==> flow/design.v (excerpt) <==
module top(
    input clk,              
    input rst,              
    input cyc,              
    input stb,              
    input we,               
	input [3:0] wb_sel,     
    input [31:0] adr,       
    input [31:0] dat_mosi,  
    output reg [31:0] dat_miso,  
    output reg ack,             
    output reg err              
);
Size: ~2300 cells after synthesis, ~540 flip-flops, roughly 110 I/O pins, about 27000 µm² of cells after synthesis.
Settings: LEC_CHECK=0, CAP_MARGIN=5, CELL_PAD_IN_SITES_GLOBAL_PLACEMENT=2, CORE_ASPECT_RATIO=0.65, CORE_MARGIN=2, CORE_UTILIZATION=40, CTS_CLUSTER_DIAMETER=89, CTS_CLUSTER_SIZE=16, HOLD_SLACK_MARGIN=0.05, MAX_ROUTING_LAYER=met4, PLACE_DENSITY_LB_ADDON=0.03, SLEW_MARGIN=10; clock period 7.07 ns.
run.sh (not shown) runs the stock make flow with config.mk's settings and CLKGATE_MAP_FILE=.
The baseline finished but failed the layout checks on setup timing.
Edit:
- CAP_MARGIN: 5 -> 0
- CELL_PAD_IN_SITES_GLOBAL_PLACEMENT: 2 -> default
- CORE_ASPECT_RATIO: 0.65 -> default
- CORE_UTILIZATION: 40 -> 72
- CTS_CLUSTER_DIAMETER: 89 -> 380
- CTS_CLUSTER_SIZE: 16 -> default
- HOLD_SLACK_MARGIN: 0.05 -> default
- MAX_ROUTING_LAYER: met4 -> default
- PLACE_DENSITY_LB_ADDON: 0.03 -> 0.0
- SLEW_MARGIN: 10 -> 20
- clock period: 7.07 -> 7.0 ns (I/O delays scaled with it)
Result:
- The changed run completed and failed the layout checks on setup timing
- maximum frequency drops by 1.3%
- total power climbs by 16%
- sequential share of layout area drops by 0.49 points
- cell count drops by 11%
- design area climbs by 1.1%
- worst hold slack is better by 0.051 ns
- non-clock buffer count drops by 8
- area after synthesis stays the same
- wire length drops by 5.2%
- via count climbs by 6.3%
Edit:
- CAP_MARGIN: 0 -> 5
- CORE_UTILIZATION: 72 -> 40
- CTS_CLUSTER_DIAMETER: 380 -> default
- PLACE_DENSITY_LB_ADDON: 0.0 -> 0.03
- clock period: 7.0 -> 10.0 ns (I/O delays scaled with it)
=>
- The changed run finished clean
- clock power decreases by 26%
- synthesized cell count does not change
- area after synthesis does not change
- die area increases by 78%
- sequential share of layout area increases by 0.92 points
- wire length increases by 1.0%
Edit:
- CAP_MARGIN: 5 -> 0
- CORE_ASPECT_RATIO: default -> 0.89
- CORE_UTILIZATION: 40 -> 72
- CTS_CLUSTER_SIZE: default -> 97
- SETUP_SLACK_MARGIN: default -> 1.3
- SLEW_MARGIN: 20 -> 40
- clock period: 10.0 -> 5.03 ns (I/O delays scaled with it)
Now the flow finished but failed the layout checks on setup timing.
Synthesized area is unchanged.
Routed wire length increases by about 12%.
Die area decreases by about 44%.
Setup slack degrades by 3.7 ns.
Worst hold slack degrades by 0.040 ns.
Cell count decreases by about 6%.
Cell area increases by 7.4%.

========
Starting RTL as in the previous note.
Settings: LEC_CHECK=0, CAP_MARGIN=5, CELL_PAD_IN_SITES_GLOBAL_PLACEMENT=2, CORE_ASPECT_RATIO=0.96, CORE_MARGIN=2, CORE_UTILIZATION=40, CTS_CLUSTER_SIZE=48, HOLD_SLACK_MARGIN=-0.03, PLACE_DENSITY_LB_ADDON=0.03, SLEW_MARGIN=20; clock period 10.0 ns.
The baseline completed without violations.
Then changed:
- ABC_AREA: not set -> 1
- CAP_MARGIN: 5 -> 20
- CELL_PAD_IN_SITES_GLOBAL_PLACEMENT: 2 -> not set
- CORE_ASPECT_RATIO: 0.96 -> not set
- CTS_CLUSTER_SIZE: 48 -> not set
- HOLD_SLACK_MARGIN: -0.03 -> not set
- MIN_ROUTING_LAYER: not set -> met2
- PLACE_DENSITY_LB_ADDON: 0.03 -> not set
- clock period: 10.0 -> 7.79 ns (I/O delays scaled with it)
The new run completed without violations.
Setup slack got worse by 0.55 ns.
Combinational power climbs by well over a third.
Die area climbs by roughly a tenth.
Total power climbs by a quarter to a third.
Final area climbs by about a fifth.
Utilization climbs by 1.3 points.
Area after synthesis climbs by roughly a tenth.
Then changed:
- ABC_AREA: 1 -> 0
- CORE_UTILIZATION: 40 -> 58
- PLACE_DENSITY: not set -> 0.78
- clock period: 7.79 -> 6.55 ns (I/O delays scaled with it)
- Now the flow completed, yet does not pass: negative setup slack
- power came out higher by 10%
- non-clock buffer count rose by 1
- register-to-register slack gets worse by 1.6 ns
- core utilization is higher by 21 points
- combinational power shrinks by 22%
- first-iteration DRC count is lower by 24%
- clock power is higher by about 6%
Then changed:
- ABC_AREA: 0 -> not set
- MIN_ROUTING_LAYER: met2 -> not set
- PLACE_DENSITY: 0.78 -> not set
- SETUP_SLACK_MARGIN: not set -> 1.71
- clock period: 6.55 -> 8.5 ns (I/O delays scaled with it)
What happened: With this change the flow completed with no timing, DRC or antenna violations. Routed wire length falls by 5.4%. Critical path depth fell by 2. Cell count drops by 3.0%. Area after synthesis stays the same. Final area shrinks by 1.6%.

========
top again, from the RTL that the note above started with.
==> flow/config.mk <==
export PLATFORM = sky130hd
export DESIGN_NAME = top
export DESIGN_NICKNAME = top
export VERILOG_FILES = /design/flow/design.v
export SDC_FILE = /design/flow/constraint.sdc
export NUM_CORES = 4
export LEC_CHECK = 0
export ABC_AREA = 0
export CAP_MARGIN = 20
export CORE_MARGIN = 2
export CORE_UTILIZATION = 72
export CTS_CLUSTER_DIAMETER = 267
export CTS_CLUSTER_SIZE = 15
export MIN_ROUTING_LAYER = met1
export PLACE_DENSITY_LB_ADDON = 0.06
export SETUP_SLACK_MARGIN = 1.71
export SLEW_MARGIN = 20
==> flow/constraint.sdc <==
create_clock -name core_clock -period 5.76 [get_ports {clk}]
set_input_delay 1.1520 -clock core_clock [delete_from_list [all_inputs] [get_ports {clk}]]
set_output_delay 1.1520 -clock core_clock [all_outputs]
set_load 0.01 [all_outputs]
The first run completed and failed the layout checks on negative setup slack.
Then changed:
ABC_AREA = not set   (was 0)
CTS_CLUSTER_DIAMETER = not set   (was 267)
CTS_CLUSTER_SIZE = not set   (was 15)
MIN_ROUTING_LAYER = not set   (was met1)
PLACE_DENSITY_LB_ADDON = 0.0   (was 0.06)
SETUP_SLACK_MARGIN = 1.78   (was 1.71)
clock period = 5.98 ns   (was 5.76 ns; I/O delays follow)
The new run completed and failed the layout checks on negative setup slack; wire length went down by 4.3%; worst hold slack improves by 0.056 ns; final area climbs by about 2.4%; sequential share of layout area goes down by 1.0 points; total power goes up by 11%; count of clock-buffer cells in the layout grows by 12; sequential power came out lower by about 4%; non-clock buffer count decreases by 2; maximum frequency falls by about 1.2%.
Then changed:
CORE_UTILIZATION = 62   (was 72)
PLACE_DENSITY_LB_ADDON = not set   (was 0.0)
SETUP_SLACK_MARGIN = not set   (was 1.78)
clock period = 5.03 ns   (was 5.98 ns; I/O delays follow)
The new run produced a layout that fails on negative setup slack.
Utilization goes down by 12 points.
Wire length falls by a few percent.
Cell count goes up by a few percent.
Area after synthesis is unchanged.
Clock skew rises by 0.0068 ns.
No activity file was given, so power comes from the tool's default toggle rates.
